File: design/flow/run.sh
#!/bin/bash
# the make line also repeats each setting of config.mk as NAME=value (left out here)
make -C /OpenROAD-flow-scripts/flow DESIGN_CONFIG=/design/flow/config.mk WORK_HOME=/design/flow/orfs CLKGATE_MAP_FILE= finish
File: design/flow/config.mk
export PLATFORM = sky130hd
export DESIGN_NAME = buck_converter_top
export DESIGN_NICKNAME = buck_converter_top
export VERILOG_FILES = /design/flow/design.v
export SDC_FILE = /design/flow/constraint.sdc
export NUM_CORES = 4
export LEC_CHECK = 0
export CAP_MARGIN = 20
export CORE_MARGIN = 2
export CORE_UTILIZATION = 66
export CTS_CLUSTER_SIZE = 15
export SETUP_SLACK_MARGIN = -0.46
export SLEW_MARGIN = 20
File: design/flow/constraint.sdc
create_clock -name core_clock -period 4.74 [get_ports {clk}]
set_input_delay 0.9480 -clock core_clock [delete_from_list [all_inputs] [get_ports {clk}]]
set_output_delay 0.9480 -clock core_clock [all_outputs]
set_load 0.01 [all_outputs]
File: design/flow/design.v
module adc_interface (
    input wire clk,
    input wire rst_n,
    input wire [11:0] adc_data,
    input wire adc_valid,
    output reg [11:0] voltage_fb,
    output reg data_ready
);
    always @(posedge clk or negedge rst_n) begin
        if (!rst_n) begin
            voltage_fb <= 12'd0;
            data_ready <= 1'b0;
        end else begin
            if (adc_valid) begin
                voltage_fb <= adc_data;
                data_ready <= 1'b1;
            end else begin
                data_ready <= 1'b0;
            end
        end
    end
endmodule
module pid_controller #(
    parameter DATA_WIDTH = 12,
    parameter KP = 16'd100,
    parameter KI = 16'd10,
    parameter KD = 16'd5,
    parameter SETPOINT = 12'd2048
)(
    input wire clk,
    input wire rst_n,
    input wire [DATA_WIDTH-1:0] feedback,
    input wire fb_valid,
    output reg [9:0] control_out,
    output reg out_valid
);
    reg signed [DATA_WIDTH:0] error;
    reg signed [DATA_WIDTH:0] prev_error;
    reg signed [31:0] integral;
    reg signed [DATA_WIDTH:0] derivative;
    reg signed [31:0] p_term, i_term, d_term;
    reg signed [31:0] pid_sum;
    always @(posedge clk or negedge rst_n) begin
        if (!rst_n) begin
            error <= 0;
            prev_error <= 0;
            integral <= 0;
            derivative <= 0;
            p_term <= 0;
            i_term <= 0;
            d_term <= 0;
            pid_sum <= 0;
            control_out <= 10'd512;
            out_valid <= 1'b0;
        end else if (fb_valid) begin
            error <= SETPOINT - feedback;
            prev_error <= error;
            if (integral + error > 32'sd100000)
                integral <= 32'sd100000;
            else if (integral + error < -32'sd100000)
                integral <= -32'sd100000;
            else
                integral <= integral + error;
            derivative <= error - prev_error;
            p_term <= ($signed({16'd0, KP}) * error) >>> 8;
            i_term <= ($signed({16'd0, KI}) * integral) >>> 16;
            d_term <= ($signed({16'd0, KD}) * derivative) >>> 8;
            pid_sum <= p_term + i_term + d_term + 32'sd512;
            if (pid_sum > 32'sd1023)
                control_out <= 10'd1023;
            else if (pid_sum < 32'sd0)
                control_out <= 10'd0;
            else
                control_out <= pid_sum[9:0];
            out_valid <= 1'b1;
        end else begin
            out_valid <= 1'b0;
        end
    end
endmodule
module pwm_generator #(
    parameter CLK_FREQ = 100_000_000,
    parameter PWM_FREQ = 100_000,
    parameter PWM_RESOLUTION = 10
)(
    input wire clk,
    input wire rst_n,
    input wire [PWM_RESOLUTION-1:0] duty_cycle,
    output reg pwm_out
);
    localparam COUNTER_MAX = CLK_FREQ / PWM_FREQ;
    reg [$clog2(COUNTER_MAX)-1:0] counter;
    reg [PWM_RESOLUTION-1:0] duty_reg;
    reg [PWM_RESOLUTION-1:0] compare_val;
    always @(posedge clk or negedge rst_n) begin
        if (!rst_n) begin
            counter <= 0;
            duty_reg <= 0;
            compare_val <= 0;
            pwm_out <= 1'b0;
        end else begin
            if (counter < COUNTER_MAX - 1) begin
                counter <= counter + 1;
            end else begin
                counter <= 0;
                duty_reg <= duty_cycle;
            end
            compare_val <= (duty_reg * COUNTER_MAX) >> PWM_RESOLUTION;
            pwm_out <= (counter < compare_val) ? 1'b1 : 1'b0;
        end
    end
endmodule
module buck_converter_top #(
    parameter CLK_FREQ = 100_000_000,
    parameter PWM_FREQ = 100_000,
    parameter V_REF = 12'd2048,
    parameter KP = 16'd100,
    parameter KI = 16'd10,
    parameter KD = 16'd5
)(
    input wire clk,
    input wire rst_n,
    input wire [11:0] adc_data,
    input wire adc_valid,
    output wire pwm_out,
    output wire [11:0] voltage_monitor,
    output wire [9:0] duty_cycle_monitor
);
    wire [11:0] voltage_fb;
    wire adc_ready;
    wire [9:0] duty_cycle;
    wire pid_valid;
    adc_interface adc_if (
        .clk(clk),
        .rst_n(rst_n),
        .adc_data(adc_data),
        .adc_valid(adc_valid),
        .voltage_fb(voltage_fb),
        .data_ready(adc_ready)
    );
    pid_controller #(
        .DATA_WIDTH(12),
        .KP(KP),
        .KI(KI),
        .KD(KD),
        .SETPOINT(V_REF)
    ) pid_ctrl (
        .clk(clk),
        .rst_n(rst_n),
        .feedback(voltage_fb),
        .fb_valid(adc_ready),
        .control_out(duty_cycle),
        .out_valid(pid_valid)
    );
    pwm_generator #(
        .CLK_FREQ(CLK_FREQ),
        .PWM_FREQ(PWM_FREQ),
        .PWM_RESOLUTION(10)
    ) pwm_gen (
        .clk(clk),
        .rst_n(rst_n),
        .duty_cycle(duty_cycle),
        .pwm_out(pwm_out)
    );
    assign voltage_monitor = voltage_fb;
    assign duty_cycle_monitor = duty_cycle;
endmodule
==> out/summary.log, run 1 <==
INFO  synth          yosys-dominant-comb-family=adder cells
INFO  route          num_antenna_cells=0
INFO  setup_path     startpoint=pwm_gen.duty_reg[3]
INFO  floorplanning  fp.dieH=158.6um
INFO  global_route   grt_remaining_overflow=0
INFO  synth          synth_top_cell_by_area=sky130_fd_sc_hd__dfrtp_1
INFO  floorplanning  core_box_area=23470um^2
INFO  route          detail_route.wl_per_cell=16.35um
INFO  global_route   grtUsageMet1=35.71%
INFO  synth          yosysMostFrequentCell=sky130_fd_sc_hd__ha_1
INFO  global_route   pin_count_of_the_biggest_net_entering_global_routing=156
INFO  setup_path     crit_path_max_fanout=5
INFO  cts            post-cts-setup-buffer-count=0
INFO  synth          ys_async_sr_fraction=100.0%
INFO  job            tool_warnings=41
INFO  setup_path     worst_setup_path_endpoint=pwm_gen.compare_val[9]
INFO  global_route   globalRoute.busiestLayer=met2
INFO  sta            clock.fmax=217.8MHz
INFO  floorplanning  rows=56
INFO  cts            cts.htree.levels=4
INFO  min_path       hold_path.class=flip-flop to flip-flop
INFO  placed_design  dp_hpwl=25370um
INFO  sta            finalClockSkew=13.92ps
INFO  route          detail_route.iter0.violations=725
INFO  cts            clock-sinks=192
INFO  setup_path     timing.critical_path.max_delay_family=adder cells
INFO  synth          post_synth_fa_ha_maj_area_fraction=25.43%
INFO  floorplanning  chip_area=25140um^2
INFO  setup_path     rr_worst_depth=18
INFO  cts            ctsLongestPathBuffers=2
INFO  synth          dominantRegCellSynth=sky130_fd_sc_hd__dfrtp_1
INFO  synth          syn_area=15770um^2
INFO  synth          synth.ff_latch_count=192
INFO  job            maxCapViolCount=0
INFO  setup_path     path_class=flip-flop to flip-flop
INFO  setup_path     max_stage_delay=530ps
INFO  final_layout   layout.nets=1971
INFO  min_path       hold_path_startpoint=pwm_gen.counter[0]
INFO  route          totalWireLength=32760um
INFO  setup_path     critPathBufInv=4
INFO  setup_path     worst-endpoint-arrival=4920ps
INFO  synth          flip_flops_with_a_built_in_enable=0
INFO  cts            cts_inserted_buffers=17
INFO  sta            report.final.hold_viol_count=0
INFO  sta            finalWorstPathRequiredPeriod=4592ps
INFO  cts            clock-root-buffer=sky130_fd_sc_hd__clkbuf_16
INFO  synth          yosys-stat-cells=1645
INFO  cts            worstSkewPairLatency=440ps
INFO  sta            slew_headroom=42.74%
INFO  cts            postCtsResizedCells=0
INFO  min_path       hold_depth=1
INFO  synth          netlist.area_leader.share=30.32%
INFO  sta            post-route-period-util=96.87%
INFO  outcome        run_status=finished clean
INFO  final_layout   area_growth=8.650%
INFO  sta            slew_violations=0
INFO  cts            post_cts_hold_buffer_count=0
INFO  global_route   global_route.usage.met2=47.97%
INFO  global_route   total_grt_usage=27.52%
INFO  route          via_count=11840
INFO  min_path       whs_endpoint=pwm_gen.counter[0]
INFO  cts            path_clk_slew=80ps
INFO  route          routed_via_density=5.913
INFO  setup_path     cp.required=5060ps
INFO  synth          synth-simple-area-share=11.82%
INFO  synth          syn-num-nets=1945
INFO  floorplanning  top_level_ports=38
INFO  synth          synth_compound_gate_area_share=16.79%
INFO  setup_path     rr_startpoint=pwm_gen.duty_reg[3]
INFO  floorplanning  floorplanUtilization=67.17%
INFO  placed_design  placement.cell_area=16500um^2
INFO  placed_design  gp_congestion=0.8993
INFO  setup_path     timing.critical_path.to_type=flip-flop
INFO  sta            final.setup.tns=0ps
INFO  floorplanning  die_w=158.6um
INFO  route          post-route-drc-count=0
INFO  setup_path     timing.critical_path.slowest_stage_cell=sky130_fd_sc_hd__fa_1
INFO  synth          synthCells=1645
INFO  synth          top_area_cell_types=sky130_fd_sc_hd__dfrtp_1 30%, sky130_fd_sc_hd__ha_1 18%, sky130_fd_sc_hd__fa_1 7.5%
INFO  placed_design  place.port_buffers=37
INFO  synth          ys_area=15770um^2
INFO  sta            setup-violations-final=0
INFO  synth          yosysUniqueCellTypes=80
INFO  global_route   first_global_vias=11660
INFO  final_layout   post-route-cell-area=17130um^2
INFO  synth          ys_warn_count=3
INFO  route          drt-pass1-iter-count=5
INFO  global_route   grt_first_pass_wirelength=55230um
INFO  route          drt.antenna.violating_nets=0
INFO  setup_path     cp_num_cells=18
INFO  synth          synth-xor-area-share=6.166%
INFO  synth          post_synth_most_frequent_cells=226 x sky130_fd_sc_hd__ha_1, 191 x sky130_fd_sc_hd__dfrtp_1, 162 x sky130_fd_sc_hd__inv_1, 127 x sky130_fd_sc_hd__nor2_1, 103 x sky130_fd_sc_hd__o21ai_0
INFO  setup_path     critPathLaunchType=flip-flop
INFO  setup_path     timing.reg2reg.setup_slack=150ps
INFO  synth          synth_area_per_cell=9.584um^2
INFO  global_route   antenna_violations_before_repair=0
INFO  setup_path     critical_path.cell_chain=inv_1, fa_1, fa_1, inv_1, fa_1, inv_1, fa_1, inv_1, ha_1, and2_1, o21ai_0, o211a_1, nor3b_1, o21a_1, o21a_1, o21ai_0, nand2b_1, xnor2_1
INFO  synth          synth.yosys.seq_area_share=30.48%
INFO  synth          mux_area_share=3.992%
INFO  global_route   grt.met3_usage=3.783%
INFO  setup_path     reg2reg_to=pwm_gen.compare_val[9]
INFO  cts            tritoncts_clock_tree=done
INFO  sta            worst_slew_pin_slew=858.9ps
[stage by stage]
stage	util, %	setup WS (ps)	cells	hold WS [ps]
CTS	72.98	118.3	2003	496.3
floorplan	-	357.1	1645	446.3
detailed placement	70.30	130.9	1971	477.1
finish	72.98	148.3	2003	491.0
global placement	70.30	267.8	1971	465.3
global route	72.98	-202.7	2003	512.0
[routing by layer]
metal / up-vias / share of wire, % / wire (um)
li1: 5861 / - / -
met1: 5711 / 45 / 14830
met2: 222 / 49 / 16100
met3: 49 / 3.3 / 1076
met4: 0 / 2.3 / 743
met5: - / 0 / 0
[area by class of cell]
class	instances	area, um^2
multi-input combinational	1237	10120
fill	1761	6342
sequential	192	4810
inverter	163	611.8
timing repair buffer	60	559.3
clock buffer	17	425.4
tap	319	399.1
clock inverter	15	202.7
==> inputs of run 2 (changes only) <==
Settings changed: CAP_MARGIN 20 to 5, CELL_PAD_IN_SITES_DETAIL_PLACEMENT from default to 2, CELL_PAD_IN_SITES_GLOBAL_PLACEMENT from default to 1, CORE_UTILIZATION 66 to 40, CTS_CLUSTER_DIAMETER from default to 197, CTS_CLUSTER_SIZE 15 to 66, GPL_ROUTABILITY_DRIVEN from default to 1, HOLD_SLACK_MARGIN from default to -0.05, MAX_ROUTING_LAYER from default to met4, SETUP_SLACK_MARGIN -0.46 to default, SLEW_MARGIN 20 to 30, TNS_END_PERCENT from default to 10.
Clock period 4.74 ns to 3.88 ns, I/O delays scaled along.
==> run 2 against run 1 <==
The layout now fails its checks (negative setup slack). Utilization down 22 points. Critical path depth is 3 lower. Register-to-register slack worse by 580 ps. Synthesized area did not move. Clock-buffer cell count rose by 1. Sequential share of layout area shrank 3.8 points. Die size increased by 63%. Sequential cell count did not move. Final cell count grew 21%. Critical endpoint unchanged. Largest cell class unchanged.
==> out/summary.log, run 2 <==
INFO  global_route   total_grt_usage=27.10% [was 27.52%]
INFO  route          detail_route.iter0.violations=430 [was 725]
INFO  final_layout   fillerInstances=4007 [was 1761]
INFO  sta            slew_headroom=45.61% [was 42.74%]
INFO  placed_design  dp_hpwl=38500um [was 25370 um]
INFO  synth          dominantRegCellSynth=sky130_fd_sc_hd__dfrtp_1 [unchanged]
INFO  setup_path     rr_startpoint=pwm_gen.duty_reg[4] [was pwm_gen.duty_reg[3]]
INFO  sta            report.final.hold_viol_count=0 [unchanged]
INFO  setup_path     timing.critical_path.to_type=flip-flop [unchanged]
INFO  setup_path     max_stage_delay=570ps [was 530 ps]
INFO  cts            worstSkewPairLatency=490ps [was 440 ps]
INFO  cts            tritoncts_clock_tree=done [unchanged]
INFO  route          totalWireLength=56160um [was 32760 um]
INFO  setup_path     worst-endpoint-arrival=4720ps [was 4920 ps]
INFO  sta            slew_violations=0 [unchanged]
INFO  cts            clock-sinks=192 [unchanged]
INFO  synth          yosys-stat-cells=1645 [unchanged]
INFO  sta            setup_ws=-432.4ps [was 148.3 ps]
INFO  global_route   pin_count_of_the_biggest_net_entering_global_routing=130 [was 156]
INFO  synth          yosysMostFrequentCell=sky130_fd_sc_hd__ha_1 [unchanged]
INFO  placed_design  placedCellCount=2367 [was 1971]
INFO  floorplanning  die_w=202.5um [was 158.6 um]
INFO  setup_path     worst_setup_path_endpoint=pwm_gen.compare_val[9] [unchanged]
INFO  route          routed_via_density=5.636 [was 5.913]
INFO  cts            ctsLongestPathBuffers=2 [unchanged]
INFO  setup_path     reg2reg_to=pwm_gen.compare_val[9] [unchanged]
INFO  setup_path     startpoint=pwm_gen.duty_reg[4] [was pwm_gen.duty_reg[3]]
INFO  synth          syn_area=15770um^2 [unchanged]
INFO  synth          post_synth_most_frequent_cells=226 x sky130_fd_sc_hd__ha_1, 191 x sky130_fd_sc_hd__dfrtp_1, 162 x sky130_fd_sc_hd__inv_1, 127 x sky130_fd_sc_hd__nor2_1, 103 x sky130_fd_sc_hd__o21ai_0 [unchanged]
INFO  cts            path_clk_slew=80ps [about the same]
INFO  outcome          check-failures=negative setup slack
INFO  synth          synth_area_per_cell=9.584um^2 [unchanged]
INFO  global_route   grt_first_pass_wirelength=85200um [was 55230 um]
INFO  placed_design  place.port_buffers=37 [unchanged]
INFO  sta            clock.fmax=231.9MHz [was 217.8 MHz]
INFO  setup_path     crit_path_max_fanout=3 [was 5]
INFO  route          post-route-drc-count=0 [unchanged]
INFO  setup_path     timing.critical_path.slowest_stage_cell=sky130_fd_sc_hd__fa_1 [unchanged]
INFO  sta            worst_slew_pin_slew=815.9ps [was 858.9 ps]
INFO  synth          ys_area=15770um^2 [unchanged]
INFO  floorplanning  floorplanUtilization=40.70% [was 67.17%]
INFO  setup_path     rr_worst_depth=15 [was 18]
INFO  synth          synth_top_cell_by_area=sky130_fd_sc_hd__dfrtp_1 [unchanged]
INFO  synth          syn-num-nets=1945 [unchanged]
INFO  synth          ys_warn_count=3 [unchanged]
INFO  synth          mux_area_share=3.992% [unchanged]
INFO  sta            grt_setup_unrepaired=yes
INFO  job            maxCapViolCount=0 [unchanged]
INFO  synth          ys_async_sr_fraction=100.0% [unchanged]
INFO  synth          top_area_cell_types=sky130_fd_sc_hd__dfrtp_1 30%, sky130_fd_sc_hd__ha_1 18%, sky130_fd_sc_hd__fa_1 7.5% [unchanged]
INFO  floorplanning  fp.dieH=202.5um [was 158.6 um]
INFO  setup_path     critPathLaunchType=flip-flop [unchanged]
INFO  synth          flip_flops_with_a_built_in_enable=0 [unchanged]
INFO  cts            cts.htree.levels=4 [unchanged]
INFO  synth          netlist.area_leader.share=30.32% [unchanged]
INFO  sta            finalWorstPathRequiredPeriod=4312ps [was 4592 ps]
INFO  cts            post_cts_hold_buffer_count=0 [unchanged]
INFO  setup_path     cp_num_cells=15 [was 18]
INFO  route          via_count=13640 [was 11840]
INFO  job            tool_warnings=40 [was 41]
INFO  setup_path     critPathBufInv=2 [was 4]
INFO  sta            finalClockSkew=16.00ps [was 13.92 ps]
INFO  route          num_antenna_cells=0 [unchanged]
INFO  synth          yosys-dominant-comb-family=adder cells [unchanged]
INFO  floorplanning  top_level_ports=38 [unchanged]
INFO  synth          synth-simple-area-share=11.82% [unchanged]
INFO  synth          post_synth_fa_ha_maj_area_fraction=25.43% [unchanged]
INFO  synth          synth-xor-area-share=6.166% [unchanged]
INFO  floorplanning  core_box_area=38740um^2 [was 23470 um^2]
INFO  cts            cts_inserted_buffers=17 [unchanged]
INFO  setup_path     cpMostUsedCell=sky130_fd_sc_hd__fa_1
INFO  outcome        run_status=complete, but fails checks [was finished clean]
INFO  global_route   antenna_violations_before_repair=0 [unchanged]
INFO  global_route   grt_remaining_overflow=0 [unchanged]
INFO  setup_path     timing.critical_path.max_delay_family=adder cells [unchanged]
INFO  synth          synthCells=1645 [unchanged]
INFO  synth          yosysUniqueCellTypes=80 [unchanged]
INFO  setup_path     critical_path.cell_chain=fa_1, fa_1, fa_1, inv_1, fa_1, inv_1, ha_4, nand3_4, o211a_1, nor3b_2, o21a_1, o21a_1, o21ai_1, nand2b_1, xnor2_1 [was inv_1, fa_1, fa_1, inv_1, fa_1, inv_1, fa_1, inv_1, ha_1, and2_1, o21ai_0, o211a_1, nor3b_1, o21a_1, o21a_1, o21ai_0, nand2b_1, xnor2_1]
INFO  sta            final.setup.tns=-10390ps [was 0 ps]
INFO  route          drt-pass1-iter-count=5 [unchanged]
INFO  sta            setup-violations-final=44 [was 0]
INFO  sta            post-route-period-util=111.1% [was 96.87%]
INFO  route          drt.antenna.violating_nets=0 [unchanged]
INFO  floorplanning  rows=72 [was 56]
INFO  final_layout   finalNonFillerCells=2421 [was 2003]
INFO  setup_path     path_class=flip-flop to flip-flop [unchanged]
INFO  synth          synth_compound_gate_area_share=16.79% [unchanged]
INFO  global_route   first_global_vias=15570 [was 11660]
INFO  cts            clock-root-buffer=sky130_fd_sc_hd__clkbuf_16 [unchanged]
INFO  min_path       hold_path.class=primary input to asynchronous set/reset pin [was flip-flop to flip-flop]
INFO  final_layout   layout.nets=2190 [was 1971]
INFO  floorplanning  chip_area=41020um^2 [was 25140 um^2]
INFO  placed_design  gp_congestion=0.8354 [was 0.8993]
INFO  synth          synth.yosys.seq_area_share=30.48% [unchanged]
INFO  setup_path     timing.reg2reg.setup_slack=-430ps [was 150 ps]
INFO  final_layout   area_growth=25.80% [was 8.650%]
INFO  synth          synth.ff_latch_count=192 [unchanged]
INFO  route          detail_route.wl_per_cell=23.20um [was 16.35 um]
INFO  setup_path     cp.required=4280ps [was 5060 ps]
==> run 2: metrics by stage <==
| stage | setup slack, ps | util, % | cell area [um^2] | hold slack [ps] |
|---|---|---|---|---|
| finish | -432.4 | 51.20 | 19830 | 367.6 |
| detailed placement | -553.5 | 47.19 | 18280 | 495.1 |
| floorplan | -206.1 | - | 15800 | 446.3 |
| CTS | -339.5 | 50.54 | 19580 | 375.3 |
| global placement | -332.7 | 47.19 | 18280 | 467.1 |
| global route | -651.9 | 51.20 | 19830 | 405.5 |
==> run 2: repair_timing <==
| action | 4_1_cts | 5_1_grt |
|---|---|---|
| buffers inserted | 18 | 4 |
| pin swaps | 55 | 24 |
| gates resized | 98 | 53 |
| endpoints found under the setup margin | 58 | 59 |
==> run 2: final cells by class <==
cell class                 count  area, um^2  share of cell area (%)
tap                          518       648.1                   3.268
clock inverter                14       221.5                   1.117
multi-input combinational   1237       10810                   54.52
timing repair buffer         279        2278                   11.49
sequential                   192        4818                   24.29
clock buffer                  18       439.2                   2.214
inverter                     163       614.3                   3.097
==> run 2: metal layers <==
metal	track usage, %	share of wire, %
met1	31.51	41
met2	48.23	53
met3	3.852	2.4
met4	8.603	3.2
met5	-	0
==> inputs of run 3 (changes only) <==
Settings changed: CAP_MARGIN 5 to 20, CELL_PAD_IN_SITES_DETAIL_PLACEMENT 2 to default, CELL_PAD_IN_SITES_GLOBAL_PLACEMENT 1 to default, CTS_CLUSTER_DIAMETER 197 to default, CTS_CLUSTER_SIZE 66 to default, GPL_ROUTABILITY_DRIVEN 1 to default, HOLD_SLACK_MARGIN -0.05 to default, MAX_ROUTING_LAYER met4 to default, SETUP_SLACK_MARGIN from default to 0.67, SLEW_MARGIN 30 to 20, TNS_END_PERCENT 10 to default.
Clock period 3.88 ns to 4.89 ns, I/O delays scaled along.
==> run 3 against run 2 <==
The run now finishes clean. Clock-buffer cell count is 1 higher. Via count fell by 13%. Utilization shrank 4.5 points. Synthesized cell count unchanged. Largest cell class unchanged. Wire length fell by 38%. Critical endpoint unchanged. First-iteration DRC count is 76% higher.
==> out/summary.log, run 3 <==
INFO  final_layout   finalNonFillerCells=2231 [was 2421]
INFO  route          drt.antenna.violating_nets=0 [unchanged]
INFO  setup_path     max_stage_delay=580ps [was 570 ps]
INFO  setup_path     cp_num_cells=17 [was 15]
INFO  setup_path     path_class=flip-flop to flip-flop [unchanged]
INFO  floorplanning  top_level_ports=38 [unchanged]
INFO  setup_path     crit_path_max_fanout=4 [was 3]
INFO  placed_design  gp_congestion=0.8590 [was 0.8354]
INFO  cts            ctsLongestPathBuffers=2 [unchanged]
INFO  synth          ys_warn_count=3 [unchanged]
INFO  synth          yosys-dominant-comb-family=adder cells [unchanged]
INFO  setup_path     critical_path.cell_chain=fa_1, inv_1, fa_1, inv_1, fa_1, inv_2, fa_1, inv_2, ha_4, a21oi_4, o211a_1, nor3b_2, o21a_1, o21a_1, o21ai_1, nand2b_1, xnor2_1 [was fa_1, fa_1, fa_1, inv_1, fa_1, inv_1, ha_4, nand3_4, o211a_1, nor3b_2, o21a_1, o21a_1, o21ai_1, nand2b_1, xnor2_1]
INFO  synth          syn-num-nets=1945 [unchanged]
INFO  synth          dominantRegCellSynth=sky130_fd_sc_hd__dfrtp_1 [unchanged]
INFO  synth          post_synth_fa_ha_maj_area_fraction=25.43% [unchanged]
INFO  placed_design  place.port_buffers=37 [unchanged]
INFO  synth          yosys-stat-cells=1645 [unchanged]
INFO  route          routed_via_density=5.332 [was 5.636]
INFO  sta            slew_headroom=40.88% [was 45.61%]
INFO  global_route   grt_remaining_overflow=0 [unchanged]
INFO  synth          syn_area=15770um^2 [unchanged]
INFO  setup_path     startpoint=pwm_gen.duty_reg[0] [was pwm_gen.duty_reg[4]]
INFO  cts            clock-root-buffer=sky130_fd_sc_hd__clkbuf_16 [unchanged]
INFO  synth          synth.yosys.seq_area_share=30.48% [unchanged]
INFO  synth          synth.ff_latch_count=192 [unchanged]
INFO  setup_path     worst_setup_path_endpoint=pwm_gen.compare_val[9] [unchanged]
INFO  sta            final.setup.tns=0ps [was -10390 ps]
INFO  setup_path     cp.required=5220ps [was 4280 ps]
INFO  synth          ys_async_sr_fraction=100.0% [unchanged]
INFO  min_path       hold_path_startpoint=pid_ctrl.pid_sum[9]
INFO  setup_path     timing.critical_path.slowest_stage_cell=sky130_fd_sc_hd__fa_1 [unchanged]
INFO  sta            worst_slew_pin_slew=886.8ps [was 815.9 ps]
INFO  route          detail_route.wl_per_cell=15.70um [was 23.20 um]
INFO  sta            setup-violations-final=0 [was 44]
INFO  setup_path     rr_startpoint=pwm_gen.duty_reg[0] [was pwm_gen.duty_reg[4]]
INFO  sta            setup_ws=696.6ps [was -432.4 ps]
INFO  global_route   pin_count_of_the_biggest_net_entering_global_routing=107 [was 130]
INFO  sta            report.final.hold_viol_count=0 [unchanged]
INFO  placed_design  placement.cell_area=16680um^2 [was 18280 um^2]
INFO  synth          synth_compound_gate_area_share=16.79% [unchanged]
INFO  cts            path_clk_slew=80ps [about the same]
INFO  synth          synth_area_per_cell=9.584um^2 [unchanged]
INFO  global_route   total_grt_usage=17.74% [was 27.10%]
INFO  floorplanning  fp.dieH=202.5um [unchanged]
INFO  cts            clock-sinks=192 [unchanged]
INFO  setup_path     critPathBufInv=4 [was 2]
INFO  placed_design  dp_hpwl=26630um [was 38500 um]
INFO  synth          synth-simple-area-share=11.82% [unchanged]
INFO  route          num_antenna_cells=0 [unchanged]
INFO  synth          top_area_cell_types=sky130_fd_sc_hd__dfrtp_1 30%, sky130_fd_sc_hd__ha_1 18%, sky130_fd_sc_hd__fa_1 7.5% [unchanged]
INFO  cts            cts_inserted_buffers=17 [unchanged]
INFO  global_route   first_global_vias=12140 [was 15570]
INFO  setup_path     rr_worst_depth=17 [was 15]
INFO  setup_path     timing.reg2reg.setup_slack=700ps [was -430 ps]
INFO  global_route   grt_first_pass_wirelength=59990um [was 85200 um]
INFO  job            maxCapViolCount=0 [unchanged]
INFO  synth          synth-xor-area-share=6.166% [unchanged]
INFO  cts            worstSkewPairLatency=440ps [was 490 ps]
INFO  floorplanning  core_box_area=38740um^2 [unchanged]
INFO  route          post-route-drc-count=0 [unchanged]
INFO  final_layout   final_core_util=46.67% [was 51.20%]
INFO  final_layout   layout.nets=2000 [was 2190]
INFO  synth          synthCells=1645 [unchanged]
INFO  sta            clock.fmax=238.5MHz [was 231.9 MHz]
INFO  setup_path     timing.critical_path.max_delay_family=adder cells [unchanged]
INFO  synth          flip_flops_with_a_built_in_enable=0 [unchanged]
INFO  floorplanning  chip_area=41020um^2 [unchanged]
INFO  synth          yosysMostFrequentCell=sky130_fd_sc_hd__ha_1 [unchanged]
INFO  placed_design  detailedPlace.worstSlack=303.8ps [was -553.5 ps]
INFO  floorplanning  die_w=202.5um [unchanged]
INFO  sta            tightest_hold_margin=492.0ps [was 367.6 ps]
INFO  sta            finalClockSkew=12.34ps [was 16.00 ps]
INFO  min_path       whs_endpoint=pid_ctrl.pid_sum[9]
INFO  synth          mux_area_share=3.992% [unchanged]
INFO  route          totalWireLength=35030um [was 56160 um]
INFO  sta            finalWorstPathRequiredPeriod=4193ps [was 4312 ps]
INFO  outcome        run_status=finished clean [was complete, but fails checks]
INFO  placed_design  placedCellCount=2158 [was 2367]
INFO  synth          ys_area=15770um^2 [unchanged]
INFO  sta            post-route-period-util=85.75% [was 111.1%]
INFO  sta            grt_setup_unrepaired=yes [unchanged]
INFO  global_route   antenna_violations_before_repair=0 [unchanged]
INFO  synth          netlist.area_leader.share=30.32% [unchanged]
INFO  setup_path     worst-endpoint-arrival=4520ps [was 4720 ps]
INFO  synth          synth_top_cell_by_area=sky130_fd_sc_hd__dfrtp_1 [unchanged]
INFO  final_layout   post-route-cell-area=18080um^2 [was 19830 um^2]
INFO  route          detail_route.iter0.violations=755 [was 430]
INFO  final_layout   area_growth=14.67% [was 25.80%]
INFO  min_path       hold_depth=2
INFO  sta            slew_violations=0 [unchanged]
INFO  job            tool_warnings=39 [was 40]
INFO  route          via_count=11900 [was 13640]
INFO  setup_path     reg2reg_to=pwm_gen.compare_val[9] [unchanged]
INFO  cts            cts.htree.levels=4 [unchanged]
INFO  setup_path     timing.critical_path.to_type=flip-flop [unchanged]
INFO  floorplanning  rows=72 [unchanged]
INFO  setup_path     critPathLaunchType=flip-flop [unchanged]
INFO  synth          post_synth_most_frequent_cells=226 x sky130_fd_sc_hd__ha_1, 191 x sky130_fd_sc_hd__dfrtp_1, 162 x sky130_fd_sc_hd__inv_1, 127 x sky130_fd_sc_hd__nor2_1, 103 x sky130_fd_sc_hd__o21ai_0 [unchanged]
INFO  setup_path     cpMostUsedCell=sky130_fd_sc_hd__fa_1 [unchanged]
INFO  cts            tritoncts_clock_tree=done [unchanged]
INFO  floorplanning  floorplanUtilization=40.70% [unchanged]
INFO  min_path       hold_path.class=flip-flop to flip-flop [was primary input to asynchronous set/reset pin]
INFO  route          drt-pass1-iter-count=5 [unchanged]
INFO  synth          yosysUniqueCellTypes=80 [unchanged]
run 3: timing repair:
action / 4_1_cts / 5_1_grt
hold buffers: 0 / 0
pin swaps: 26 / 27
endpoints found under the setup margin: 49 / 50
buffers inserted: 20 / 21
cloned: 0 / 0
resized: 59 / 55
run 3: area by class of cell:
| class | count | area [um^2] |
|---|---|---|
| Inverter | 163 | 614.3 |
| Tap cell | 518 | 648.1 |
| Sequential cell | 192 | 4826 |
| Clock buffer | 19 | 452.9 |
| Clock inverter | 13 | 188.9 |
| Multi-Input combinational cell | 1237 | 10560 |
| Fill cell | 3670 | 20660 |
| Timing Repair Buffer | 89 | 792.0 |
run 3: metal layers:
| metal | vias up | share of wire (%) | GRT usage (%) |
|---|---|---|---|
| met5 | - | 0 | 0 |
| met4 | 0 | 1.1 | 3.545 |
| met3 | 27 | 2.5 | 2.376 |
| met2 | 153 | 48 | 29.99 |
| met1 | 5809 | 49 | 24.40 |
| li1 | 5907 | - | - |
==> inputs of run 4 (changes only) <==
Settings changed: CAP_MARGIN 20 to 15, CORE_UTILIZATION 40 to 72, CTS_CLUSTER_DIAMETER from default to 192, CTS_CLUSTER_SIZE from default to 96, SETUP_SLACK_MARGIN 0.67 to -0.66.
Clock period 4.89 ns to 6.81 ns, I/O delays scaled along.
==> run 4 against run 3 <==
Register-to-register slack gained 1200 ps. Wire length fell by 6.1%. Setup slack gained 1200 ps. Via count grew 0.19%. Sequential share of layout area is 1.7 points higher. Critical path type unchanged. Critical endpoint is now pid_ctrl.integral[5].
==> out/summary.log, run 4 <==
INFO  cts            post-cts-setup-buffer-count=0 [was 20]
INFO  route          detail_route.wl_per_cell=16.88um [was 15.70 um]
INFO  setup_path     crit_path_max_fanout=30 [was 4]
INFO  synth          syn-num-nets=1945 [unchanged]
INFO  floorplanning  core_box_area=21690um^2 [was 38740 um^2]
INFO  setup_path     reg2reg_to=pid_ctrl.integral[5] [was pwm_gen.compare_val[9]]
INFO  floorplanning  rows=54 [was 72]
INFO  final_layout   logic_area=10120um^2 [was 10560 um^2]
INFO  job            tool_warnings=37 [was 39]
INFO  sta            finalWorstPathRequiredPeriod=4953ps [was 4193 ps]
INFO  sta            grt_setup_unrepaired=no [was yes]
INFO  route          routed_via_density=6.119 [was 5.332]
INFO  global_route   total_grt_usage=29.36% [was 17.74%]
INFO  synth          post_synth_most_frequent_cells=226 x sky130_fd_sc_hd__ha_1, 191 x sky130_fd_sc_hd__dfrtp_1, 162 x sky130_fd_sc_hd__inv_1, 127 x sky130_fd_sc_hd__nor2_1, 103 x sky130_fd_sc_hd__o21ai_0 [unchanged]
INFO  setup_path     rr_worst_depth=16 [was 17]
INFO  route          drt-pass1-iter-count=5 [unchanged]
INFO  sta            worst_slew_pin_slew=899.5ps [was 886.8 ps]
INFO  setup_path     worst_setup_path_endpoint=pid_ctrl.integral[5] [was pwm_gen.compare_val[9]]
INFO  cts            cts.htree.levels=4 [unchanged]
INFO  synth          yosysMostFrequentCell=sky130_fd_sc_hd__ha_1 [unchanged]
INFO  synth          ys_async_sr_fraction=100.0% [unchanged]
INFO  synth          yosysUniqueCellTypes=80 [unchanged]
INFO  sta            final.setup.tns=0ps [unchanged]
INFO  setup_path     timing.reg2reg.setup_slack=1860ps [was 700 ps]
INFO  setup_path     max_stage_delay=780ps [was 580 ps]
INFO  synth          netlist.area_leader.share=30.32% [unchanged]
INFO  setup_path     worst-endpoint-arrival=5280ps [was 4520 ps]
INFO  synth          yosys-dominant-comb-family=adder cells [unchanged]
INFO  synth          synth_compound_gate_area_share=16.79% [unchanged]
INFO  cts            worstSkewPairLatency=450ps [was 440 ps]
INFO  min_path       whs_endpoint=pwm_gen.counter[0] [was pid_ctrl.pid_sum[9]]
INFO  setup_path     rr_startpoint=pid_ctrl.error[12] [was pwm_gen.duty_reg[0]]
INFO  synth          yosys-stat-cells=1645 [unchanged]
INFO  final_layout   area_growth=7.500% [was 14.67%]
INFO  setup_path     timing.critical_path.slowest_stage_cell=sky130_fd_sc_hd__dfrtp_2 [was sky130_fd_sc_hd__fa_1]
INFO  synth          ys_warn_count=3 [unchanged]
INFO  synth          flip_flops_with_a_built_in_enable=0 [unchanged]
INFO  global_route   antenna_violations_before_repair=0 [unchanged]
INFO  synth          synth-simple-area-share=11.82% [unchanged]
INFO  synth          top_area_cell_types=sky130_fd_sc_hd__dfrtp_1 30%, sky130_fd_sc_hd__ha_1 18%, sky130_fd_sc_hd__fa_1 7.5% [unchanged]
INFO  setup_path     path_class=flip-flop to flip-flop [unchanged]
INFO  setup_path     timing.critical_path.max_delay_family=AND-OR/OR-AND gates [was adder cells]
INFO  global_route   grt_remaining_overflow=0 [unchanged]
INFO  global_route   first_global_vias=11900 [was 12140]
INFO  setup_path     startpoint=pid_ctrl.error[12] [was pwm_gen.duty_reg[0]]
INFO  synth          synth.ff_latch_count=192 [unchanged]
INFO  sta            finalClockSkew=16.96ps [was 12.34 ps]
INFO  cts            clock-sinks=192 [unchanged]
INFO  floorplanning  fp.dieH=152.0um [was 202.5 um]
INFO  sta            clock.fmax=201.9MHz [was 238.5 MHz]
INFO  sta            slew_violations=0 [unchanged]
INFO  route          via_count=11920 [was 11900]
INFO  setup_path     critPathBufInv=0 [was 4]
INFO  route          drt.antenna.violating_nets=0 [unchanged]
INFO  global_route   grt_first_pass_wirelength=56420um [was 59990 um]
INFO  synth          synthCells=1645 [unchanged]
INFO  floorplanning  chip_area=23100um^2 [was 41020 um^2]
INFO  final_layout   layout.nets=1955 [was 2000]
INFO  setup_path     cp.required=7130ps [was 5220 ps]
INFO  min_path       hold_path.class=flip-flop to flip-flop [unchanged]
INFO  synth          synth_top_cell_by_area=sky130_fd_sc_hd__dfrtp_1 [unchanged]
INFO  cts            post_cts_hold_buffer_count=0 [unchanged]
INFO  min_path       hold_path_startpoint=pwm_gen.counter[0] [was pid_ctrl.pid_sum[9]]
INFO  route          detail_route.iter0.violations=625 [was 755]
INFO  cts            path_clk_slew=80ps [about the same]
INFO  job            maxCapViolCount=0 [unchanged]
INFO  synth          synth-xor-area-share=6.166% [unchanged]
INFO  sta            slew_headroom=39.27% [was 40.88%]
INFO  synth          synth_area_per_cell=9.584um^2 [unchanged]
INFO  cts            ctsLongestPathBuffers=2 [unchanged]
INFO  setup_path     critical_path.cell_chain=ha_1, and3_4, and2_4, a221oi_2, o22ai_1, a21o_1, a221oi_4, a211o_1, nand2_1, a2111oi_0, nand4_1, ha_1, nor2_1, nand4_1, or2_2, o221a_2 [was fa_1, inv_1, fa_1, inv_1, fa_1, inv_2, fa_1, inv_2, ha_4, a21oi_4, o211a_1, nor3b_2, o21a_1, o21a_1, o21ai_1, nand2b_1, xnor2_1]
INFO  cts            cts_inserted_buffers=17 [unchanged]
INFO  route          totalWireLength=32890um [was 35030 um]
INFO  outcome        run_status=finished clean [unchanged]
INFO  setup_path     timing.critical_path.to_type=flip-flop [unchanged]
INFO  synth          dominantRegCellSynth=sky130_fd_sc_hd__dfrtp_1 [unchanged]
INFO  synth          synth.yosys.seq_area_share=30.48% [unchanged]
INFO  sta            report.final.hold_viol_count=0 [unchanged]
INFO  synth          ys_area=15770um^2 [unchanged]
INFO  floorplanning  die_w=152.0um [was 202.5 um]
INFO  placed_design  dp_hpwl=25070um [was 26630 um]
INFO  cts            postCtsResizedCells=0 [was 59]
INFO  setup_path     cp_num_cells=16 [was 17]
INFO  sta            post-route-period-util=72.74% [was 85.75%]
INFO  cts            tritoncts_clock_tree=done [unchanged]
INFO  global_route   pin_count_of_the_biggest_net_entering_global_routing=86 [was 107]
INFO  setup_path     critPathLaunchType=flip-flop [unchanged]
INFO  synth          syn_area=15770um^2 [unchanged]
INFO  route          num_antenna_cells=0 [unchanged]
INFO  min_path       hold_depth=1 [was 2]
INFO  placed_design  gp_congestion=0.8669 [was 0.8590]
INFO  floorplanning  top_level_ports=38 [unchanged]
INFO  floorplanning  floorplanUtilization=72.70% [was 40.70%]
INFO  synth          mux_area_share=3.992% [unchanged]
INFO  sta            setup-violations-final=0 [unchanged]
INFO  placed_design  place.port_buffers=37 [unchanged]
INFO  final_layout   register_area=4811um^2 [was 4826 um^2]
INFO  final_layout   fillerInstances=1496 [was 3670]
INFO  route          post-route-drc-count=0 [unchanged]
INFO  cts            clock-root-buffer=sky130_fd_sc_hd__clkbuf_16 [unchanged]
INFO  synth          post_synth_fa_ha_maj_area_fraction=25.43% [unchanged]
[run 4: stage by stage]
step / instance area (um^2) / utilization, % / hold WS [ps] / setup slack [ps] / instances
after floorplan: 15770 / - / 446.3 / 2427 / 1645
after global routing: 16950 / 78.15 / 527.2 / 1564 / 1948
after global placement: 16310 / 75.22 / 464.7 / 1728 / 1915
after CTS: 16950 / 78.14 / 493.7 / 1557 / 1948
after detailed placement: 16330 / 75.29 / 471.4 / 1571 / 1916
final: 16950 / 78.15 / 486.7 / 1857 / 1948
[run 4: cell type report]
type | instances | area share [%]
timing repair buffer | 44 | 2.562
clock inverter | 14 | 1.063
inverter | 163 | 3.610
multi-input combinational | 1237 | 59.72
clock buffer | 18 | 2.591
sequential | 192 | 28.38
tap | 280 | 2.067
[run 4: metal layers]
layer	global-route usage [%]	share of wire, %
met1	38.56	44
met2	50.90	49
met3	3.851	4.0
met4	9.301	2.4
met5	0	0
==> inputs of run 5 (changes only) <==
Settings changed: ABC_AREA from default to 1, CAP_MARGIN 15 to 0, CELL_PAD_IN_SITES_DETAIL_PLACEMENT from default to 0, CELL_PAD_IN_SITES_GLOBAL_PLACEMENT from default to 1, CORE_ASPECT_RATIO from default to 1.03, CORE_UTILIZATION 72 to 58, CTS_CLUSTER_DIAMETER 192 to 56, CTS_CLUSTER_SIZE 96 to default, GPL_ROUTABILITY_DRIVEN from default to 1, GPL_TIMING_DRIVEN from default to 1, MAX_ROUTING_LAYER from default to met5, PLACE_DENSITY_LB_ADDON from default to 0.16, SETUP_SLACK_MARGIN -0.66 to -0.08, SLEW_MARGIN 20 to 25.
Clock period 6.81 ns to 1.65 ns, I/O delays scaled along.
==> run 5 against run 4 <==
The layout now fails its checks (negative setup slack). Via count grew 79%. Synthesized area up 7.0%. Synthesized cell count is 36% higher. First-iteration DRC count rose to 5.8 times the previous value. Clock skew up 10 ps. Critical path depth increased by 4. Wire length increased to 2.6 times the previous value. Utilization increased by 15 points. Sequential cell count did not move. Critical endpoint is now pwm_gen.compare_val[9].
==> out/summary.log, run 5 <==
INFO  outcome        run_status=complete, but fails checks [was finished clean]
INFO  outcome          check-failures=negative setup slack
INFO  sta            slew_violations=0 [unchanged]
INFO  synth          mux_area_share=0.2003% [was 3.992%]
INFO  synth          synth_top_cell_by_area=sky130_fd_sc_hd__dfrtp_1 [unchanged]
INFO  final_layout   area_growth=59.23% [was 7.500%]
INFO  route          totalWireLength=86980um [was 32890 um]
INFO  route          via_count=21370 [was 11920]
INFO  synth          synthCells=2241 [was 1645]
INFO  setup_path     rr_startpoint=pwm_gen.duty_reg[3] [was pid_ctrl.error[12]]
INFO  setup_path     cp.required=2070ps [was 7130 ps]
INFO  setup_path     path_class=flip-flop to flip-flop [unchanged]
INFO  final_layout   post-route-cell-area=26850um^2 [was 16950 um^2]
INFO  sta            slew_headroom=27.38% [was 39.27%]
INFO  route          drt-pass1-iter-count=13 [was 5]
INFO  setup_path     crit_path_max_fanout=4 [was 30]
INFO  job            maxCapViolCount=0 [unchanged]
INFO  job            tool_warnings=39 [was 37]
INFO  synth          top_area_cell_types=sky130_fd_sc_hd__dfrtp_1 28%, sky130_fd_sc_hd__ha_1 17%, sky130_fd_sc_hd__nand2_1 14% [was sky130_fd_sc_hd__dfrtp_1 30%, sky130_fd_sc_hd__ha_1 18%, sky130_fd_sc_hd__fa_1 7.5%]
INFO  global_route   total_grt_usage=40.39% [was 29.36%]
INFO  route          detail_route.wl_per_cell=27.42um [was 16.88 um]
INFO  synth          syn_area=16860um^2 [was 15770 um^2]
INFO  placed_design  placement.cell_area=22030um^2 [was 16330 um^2]
INFO  setup_path     worst_setup_path_endpoint=pwm_gen.compare_val[9] [was pid_ctrl.integral[5]]
INFO  cts            worstSkewPairLatency=510ps [was 450 ps]
INFO  synth          synth_compound_gate_area_share=11.54% [was 16.79%]
INFO  synth          synth-simple-area-share=23.94% [was 11.82%]
INFO  floorplanning  core_box_area=28690um^2 [was 21690 um^2]
INFO  setup_path     timing.critical_path.slowest_stage_cell=sky130_fd_sc_hd__fa_1 [was sky130_fd_sc_hd__dfrtp_2]
INFO  setup_path     cp_num_cells=20 [was 16]
INFO  synth          synth-xor-area-share=3.257% [was 6.166%]
INFO  synth          synth.yosys.seq_area_share=28.50% [was 30.48%]
INFO  sta            finalClockSkew=26.95ps [was 16.96 ps]
INFO  cts            cts.htree.levels=4 [unchanged]
INFO  final_layout   layout.nets=3061 [was 1955]
INFO  global_route   pin_count_of_the_biggest_net_entering_global_routing=62 [was 86]
INFO  sta            finalWorstPathRequiredPeriod=4516ps [was 4953 ps]
INFO  final_layout   final_core_util=93.59% [was 78.15%]
INFO  sta            clock.fmax=221.4MHz [was 201.9 MHz]
INFO  synth          yosysMostFrequentCell=sky130_fd_sc_hd__nand2_1 [was sky130_fd_sc_hd__ha_1]
INFO  sta            report.final.hold_viol_count=0 [unchanged]
INFO  global_route   grt_first_pass_wirelength=96810um [was 56420 um]
INFO  cts            cts_inserted_buffers=17 [unchanged]
INFO  cts            clock-root-buffer=sky130_fd_sc_hd__clkbuf_16 [unchanged]
INFO  cts            clock-sinks=192 [unchanged]
INFO  global_route   antenna_violations_before_repair=8 [was 0]
INFO  setup_path     critPathLaunchType=flip-flop [unchanged]
INFO  cts            path_clk_slew=80ps [about the same]
INFO  setup_path     critical_path.cell_chain=buf_4, buf_6, ha_1, inv_1, fa_1, inv_1, fa_1, inv_1, fa_1, inv_2, ha_4, nand2_4, o21ai_4, nand2_1, o2111ai_2, nand2_2, a21oi_2, nand3_1, nand2_1, xor2_1 [was ha_1, and3_4, and2_4, a221oi_2, o22ai_1, a21o_1, a221oi_4, a211o_1, nand2_1, a2111oi_0, nand4_1, ha_1, nor2_1, nand4_1, or2_2, o221a_2]
INFO  route          detail_route.iter0.violations=3618 [was 625]
INFO  floorplanning  fp.dieH=177.1um [was 152.0 um]
INFO  route          routed_via_density=6.738 [was 6.119]
INFO  cts            tritoncts_clock_tree=done [unchanged]
INFO  placed_design  place.port_buffers=37 [unchanged]
INFO  sta            worst_slew_pin_slew=1082ps [was 899.5 ps]
INFO  setup_path     critPathBufInv=6 [was 0]
INFO  setup_path     max_stage_delay=590ps [was 780 ps]
INFO  synth          post_synth_most_frequent_cells=619 x sky130_fd_sc_hd__nand2_1, 340 x sky130_fd_sc_hd__inv_1, 226 x sky130_fd_sc_hd__ha_1, 191 x sky130_fd_sc_hd__dfrtp_1, 144 x sky130_fd_sc_hd__o21ai_0 [was 226 x sky130_fd_sc_hd__ha_1, 191 x sky130_fd_sc_hd__dfrtp_1, 162 x sky130_fd_sc_hd__inv_1, 127 x sky130_fd_sc_hd__nor2_1, 103 x sky130_fd_sc_hd__o21ai_0]
INFO  global_route   first_global_vias=19490 [was 11900]
INFO  setup_path     timing.critical_path.to_type=flip-flop [unchanged]
INFO  synth          ys_area=16860um^2 [was 15770 um^2]
INFO  min_path       hold_path.class=primary input to asynchronous set/reset pin [was flip-flop to flip-flop]
INFO  synth          post_synth_fa_ha_maj_area_fraction=23.77% [was 25.43%]
INFO  route          drt.antenna.violating_nets=0 [unchanged]
INFO  setup_path     timing.critical_path.max_delay_family=adder cells [was AND-OR/OR-AND gates]
INFO  synth          yosys-stat-cells=2241 [was 1645]
INFO  synth          syn-num-nets=2541 [was 1945]
INFO  synth          netlist.area_leader.share=28.34% [was 30.32%]
INFO  sta            setup_ws=-2866ps [was 1857 ps]
INFO  synth          synth_area_per_cell=7.526um^2 [was 9.584 um^2]
INFO  sta            post-route-period-util=273.7% [was 72.74%]
INFO  route          post-route-drc-count=0 [unchanged]
INFO  cts            ctsLongestPathBuffers=2 [unchanged]
INFO  synth          flip_flops_with_a_built_in_enable=0 [unchanged]
INFO  global_route   grt_remaining_overflow=0 [unchanged]
INFO  synth          ys_warn_count=3 [unchanged]
INFO  setup_path     rr_worst_depth=20 [was 16]
INFO  sta            setup-violations-final=153 [was 0]
INFO  floorplanning  rows=63 [was 54]
INFO  synth          ys_async_sr_fraction=100.0% [unchanged]
INFO  floorplanning  floorplanUtilization=58.78% [was 72.70%]
INFO  setup_path     reg2reg_to=pwm_gen.compare_val[9] [was pid_ctrl.integral[5]]
INFO  synth          yosys-dominant-comb-family=simple AND/OR/NAND/NOR gates [was adder cells]
INFO  synth          yosysUniqueCellTypes=48 [was 80]
INFO  placed_design  dp_hpwl=36680um [was 25070 um]
INFO  sta            grt_setup_unrepaired=yes [was no]
INFO  floorplanning  chip_area=30460um^2 [was 23100 um^2]
INFO  setup_path     worst-endpoint-arrival=4940ps [was 5280 ps]
INFO  synth          synth.ff_latch_count=192 [unchanged]
INFO  synth          dominantRegCellSynth=sky130_fd_sc_hd__dfrtp_1 [unchanged]
INFO  floorplanning  top_level_ports=38 [unchanged]
INFO  setup_path     timing.reg2reg.setup_slack=-2870ps [was 1860 ps]
INFO  setup_path     startpoint=pwm_gen.duty_reg[3] [was pid_ctrl.error[12]]
INFO  placed_design  gp_congestion=0.9285 [was 0.8669]
INFO  floorplanning  die_w=172.0um [was 152.0 um]
## run 5: cell type report
class                   instances  area [um^2]
well taps                     390        488.0
clock buffers                  20        456.7
fillers                       827         1839
flip-flops and latches        192         4853
clock inverters                12        146.4
inverters                     347         1329
diodes                          8        20.02
repair buffers                541         4715
repair inverters                1        16.27
multi-input cells            1661        14830
## run 5: through the flow
step | hold slack, ps | TNS [ps] | std cells | worst slack (ps)
2_1_floorplan | 34.41 | -103790 | 2241 | -2155
3_3_place_gp | 212.0 | -133230 | 3018 | -2267
3_5_place_dp | 209.6 | -142980 | 3018 | -2414
4_1_cts | 303.4 | -135460 | 3134 | -2374
5_1_grt | 285.4 | -201750 | 3169 | -3073
6_report | 281.6 | -189470 | 3172 | -2866
## run 5: timing repair
item	4_1_cts	5_1_grt
hold buffers	1	0
setup endpoints to repair	136	132
gates cloned	7	0
hold endpoints to repair	16	0
setup buffers	100	58
gates resized	401	376
pin swaps	207	213
## run 5: metal layers
metal	routed length, um	global-route usage, %	vias up	part of all wire, %
li1	-	-	8300	-
met2	37140	70.88	2143	43
met4	10290	26.40	18	12
met1	26580	43.86	9860	31
met3	12590	8.609	1051	14
met5	393	0	-	0.45
==> inputs of run 6 (changes only) <==
Settings changed: CAP_MARGIN 0 to 20, CELL_PAD_IN_SITES_GLOBAL_PLACEMENT 1 to 0, CORE_ASPECT_RATIO 1.03 to default, CORE_MARGIN 2 to 3, CORE_UTILIZATION 58 to 72, HOLD_SLACK_MARGIN from default to 0.28, PLACE_DENSITY_LB_ADDON 0.16 to 0.03, SETUP_SLACK_MARGIN -0.08 to 0.25.
Clock period 1.65 ns to 3.3 ns, I/O delays scaled along.
==> run 6 against run 5 <==
The flow now stops in global routing (5_1_grt). Die size decreased by 17%. Synthesized cell count unchanged. Synthesized area unchanged.
==> out/summary.log, run 6 <==
INFO  floorplanning  floorplanUtilization=73.82% [was 58.78%]
INFO  synth          post_synth_fa_ha_maj_area_fraction=23.77% [unchanged]
INFO  floorplanning  core_box_area=22850um^2 [was 28690 um^2]
INFO  synth          synth.ff_latch_count=192 [unchanged]
INFO  synth          synth.yosys.seq_area_share=28.50% [unchanged]
INFO  synth          yosys-stat-cells=2241 [unchanged]
INFO  synth          yosysUniqueCellTypes=48 [unchanged]
INFO  cts            cts.htree.levels=4 [unchanged]
INFO  synth          mux_area_share=0.2003% [unchanged]
INFO  global_route   grt_remaining_overflow=248
INFO  cts            cts_inserted_buffers=17 [unchanged]
INFO  synth          syn_area=16860um^2 [unchanged]
INFO  placed_design  gp_congestion=0.9702 [was 0.9285]
INFO  floorplanning  fp.dieH=159.0um [was 177.1 um]
INFO  outcome        failing_step=global routing (5_1_grt)
INFO  placed_design  dp_hpwl=34270um [was 36680 um]
INFO  floorplanning  die_w=159.0um [was 172.0 um]
INFO  floorplanning  top_level_ports=38 [unchanged]
INFO  placed_design  placedCellCount=2674 [was 3018]
INFO  synth          ys_async_sr_fraction=100.0% [unchanged]
INFO  synth          ys_area=16860um^2 [unchanged]
INFO  cts            clock-root-buffer=sky130_fd_sc_hd__clkbuf_16 [unchanged]
INFO  synth          flip_flops_with_a_built_in_enable=0 [unchanged]
INFO  synth          dominantRegCellSynth=sky130_fd_sc_hd__dfrtp_1 [unchanged]
INFO  synth          yosys-dominant-comb-family=simple AND/OR/NAND/NOR gates [unchanged]
INFO  synth          synth-simple-area-share=23.94% [unchanged]
INFO  synth          post_synth_most_frequent_cells=619 x sky130_fd_sc_hd__nand2_1, 340 x sky130_fd_sc_hd__inv_1, 226 x sky130_fd_sc_hd__ha_1, 191 x sky130_fd_sc_hd__dfrtp_1, 144 x sky130_fd_sc_hd__o21ai_0 [unchanged]
INFO  cts            clock-sinks=192 [unchanged]
INFO  global_route   total_grt_usage=80.22%
INFO  synth          top_area_cell_types=sky130_fd_sc_hd__dfrtp_1 28%, sky130_fd_sc_hd__ha_1 17%, sky130_fd_sc_hd__nand2_1 14% [unchanged]
INFO  floorplanning  chip_area=25300um^2 [was 30460 um^2]
INFO  synth          synthCells=2241 [unchanged]
INFO  synth          ys_warn_count=3 [unchanged]
INFO  synth          synth_compound_gate_area_share=11.54% [unchanged]
INFO  floorplanning  rows=55 [was 63]
INFO  synth          yosysMostFrequentCell=sky130_fd_sc_hd__nand2_1 [unchanged]
INFO  outcome        run_status=aborted with a tool error [was complete, but fails checks]
INFO  synth          synth_top_cell_by_area=sky130_fd_sc_hd__dfrtp_1 [unchanged]
INFO  outcome        err=[ERROR GRT-0232] Routing congestion too high. Check the congestion heatmap in the GUI.
INFO  placed_design  place.port_buffers=37 [unchanged]
INFO  synth          syn-num-nets=2541 [unchanged]
INFO  synth          synth-xor-area-share=3.257% [unchanged]
INFO  synth          netlist.area_leader.share=28.34% [unchanged]
INFO  synth          synth_area_per_cell=7.526um^2 [unchanged]
INFO  cts            ctsLongestPathBuffers=2 [unchanged]
==> run 6: metal layers <==
layer	GRT overflow	GRT usage (%)
met1	1	79.21
met2	165	96.31
met3	4	65.74
met4	77	85.32
met5	1	16.48
==> run 6: stage by stage <==
step | hold WS (ps) | worst slack (ps) | instance area (um^2)
floorplan | 364.4 | -504.6 | 17240
global placement | 461.7 | -593.3 | 18770
detailed placement | 474.6 | -766.7 | 18770
CTS | 494.6 | -680.0 | 20820
==> run 6: what timing repair did <==
item,CTS
pin swaps,114
resized,247
endpoints found under the hold margin,45
hold buffers,1
setup buffers,49
cloned,4
endpoints found under the setup margin,67
==> inputs of run 7 (changes only) <==
Settings changed: CELL_PAD_IN_SITES_DETAIL_PLACEMENT 0 to default, CELL_PAD_IN_SITES_GLOBAL_PLACEMENT 0 to default, CORE_MARGIN 3 to 2, CTS_CLUSTER_DIAMETER 56 to 33, GPL_ROUTABILITY_DRIVEN 1 to default, GPL_TIMING_DRIVEN 1 to default, HOLD_SLACK_MARGIN 0.28 to default, MAX_ROUTING_LAYER met5 to default, PLACE_DENSITY_LB_ADDON 0.03 to 0.01, SETUP_SLACK_MARGIN 0.25 to 0.92, SLEW_MARGIN 25 to 20.
Clock period 3.3 ns to 3.47 ns, I/O delays scaled along.
==> run 7 against run 6 <==
The flow again stops in global routing (5_1_grt). Die size decreased by 2.5%. Synthesized area unchanged. Synthesized cell count stayed put.
==> out/summary.log, run 7 <==
INFO  outcome        run_status=aborted with a tool error [unchanged]
INFO  outcome        failing_step=global routing (5_1_grt) [unchanged]
INFO  outcome        err=[ERROR DPL-0038] Utilization greater than 100%, impossible to legalize [was [ERROR GRT-0232] Routing congestion too high. Check the congestion heatmap in the GUI.]
INFO  synth          post_synth_fa_ha_maj_area_fraction=23.77% [unchanged]
INFO  floorplanning  core_box_area=23260um^2 [was 22850 um^2]
INFO  placed_design  placedCellCount=2635 [was 2674]
INFO  synth          synth_area_per_cell=7.526um^2 [unchanged]
INFO  synth          netlist.area_leader.share=28.34% [unchanged]
INFO  floorplanning  fp.dieH=157.0um [was 159.0 um]
INFO  synth          flip_flops_with_a_built_in_enable=0 [unchanged]
INFO  cts            ctsLongestPathBuffers=2 [unchanged]
INFO  cts            cts.htree.levels=4 [unchanged]
INFO  synth          syn-num-nets=2541 [unchanged]
INFO  synth          synth.yosys.seq_area_share=28.50% [unchanged]
INFO  synth          mux_area_share=0.2003% [unchanged]
INFO  floorplanning  chip_area=24660um^2 [was 25300 um^2]
INFO  floorplanning  die_w=157.0um [was 159.0 um]
INFO  cts            cts_inserted_buffers=17 [unchanged]
INFO  floorplanning  rows=56 [was 55]
INFO  synth          ys_async_sr_fraction=100.0% [unchanged]
INFO  synth          synth-simple-area-share=23.94% [unchanged]
INFO  synth          ys_area=16860um^2 [unchanged]
INFO  placed_design  gp_congestion=0.9544 [was 0.9702]
INFO  floorplanning  top_level_ports=38 [unchanged]
INFO  placed_design  dp_hpwl=36370um [was 34270 um]
INFO  cts            clock-root-buffer=sky130_fd_sc_hd__clkbuf_16 [unchanged]
INFO  synth          synth_compound_gate_area_share=11.54% [unchanged]
INFO  synth          yosysMostFrequentCell=sky130_fd_sc_hd__nand2_1 [unchanged]
INFO  placed_design  place.port_buffers=37 [unchanged]
INFO  synth          yosys-dominant-comb-family=simple AND/OR/NAND/NOR gates [unchanged]
INFO  floorplanning  floorplanUtilization=72.50% [was 73.82%]
INFO  synth          top_area_cell_types=sky130_fd_sc_hd__dfrtp_1 28%, sky130_fd_sc_hd__ha_1 17%, sky130_fd_sc_hd__nand2_1 14% [unchanged]
INFO  synth          ys_warn_count=3 [unchanged]
INFO  synth          syn_area=16860um^2 [unchanged]
INFO  synth          yosysUniqueCellTypes=48 [unchanged]
INFO  synth          synth_top_cell_by_area=sky130_fd_sc_hd__dfrtp_1 [unchanged]
INFO  synth          synth-xor-area-share=3.257% [unchanged]
INFO  synth          post_synth_most_frequent_cells=619 x sky130_fd_sc_hd__nand2_1, 340 x sky130_fd_sc_hd__inv_1, 226 x sky130_fd_sc_hd__ha_1, 191 x sky130_fd_sc_hd__dfrtp_1, 144 x sky130_fd_sc_hd__o21ai_0 [unchanged]
INFO  cts            clock-sinks=192 [unchanged]
INFO  synth          synthCells=2241 [unchanged]
INFO  synth          dominantRegCellSynth=sky130_fd_sc_hd__dfrtp_1 [unchanged]
INFO  synth          yosys-stat-cells=2241 [unchanged]
INFO  synth          synth.ff_latch_count=192 [unchanged]
-- run 7: timing repair --
| item | CTS |
|---|---|
| setup buffers | 67 |
| hold buffers | 0 |
| resized | 259 |
| pin swaps | 101 |
| endpoints found under the setup margin | 85 |
| cloned | 3 |
| hold endpoints to repair | 0 |
-- run 7: stage by stage --
stage / cell area (um^2) / TNS [ps] / utilization (%) / setup WS [ps]
CTS: 21040 / -5279 / 90.45 / -768.0
global placement: 18790 / -2462 / 80.79 / -411.0
floorplan: 17540 / -1241 / - / -334.6
detailed placement: 18790 / -4138 / 80.79 / -631.3
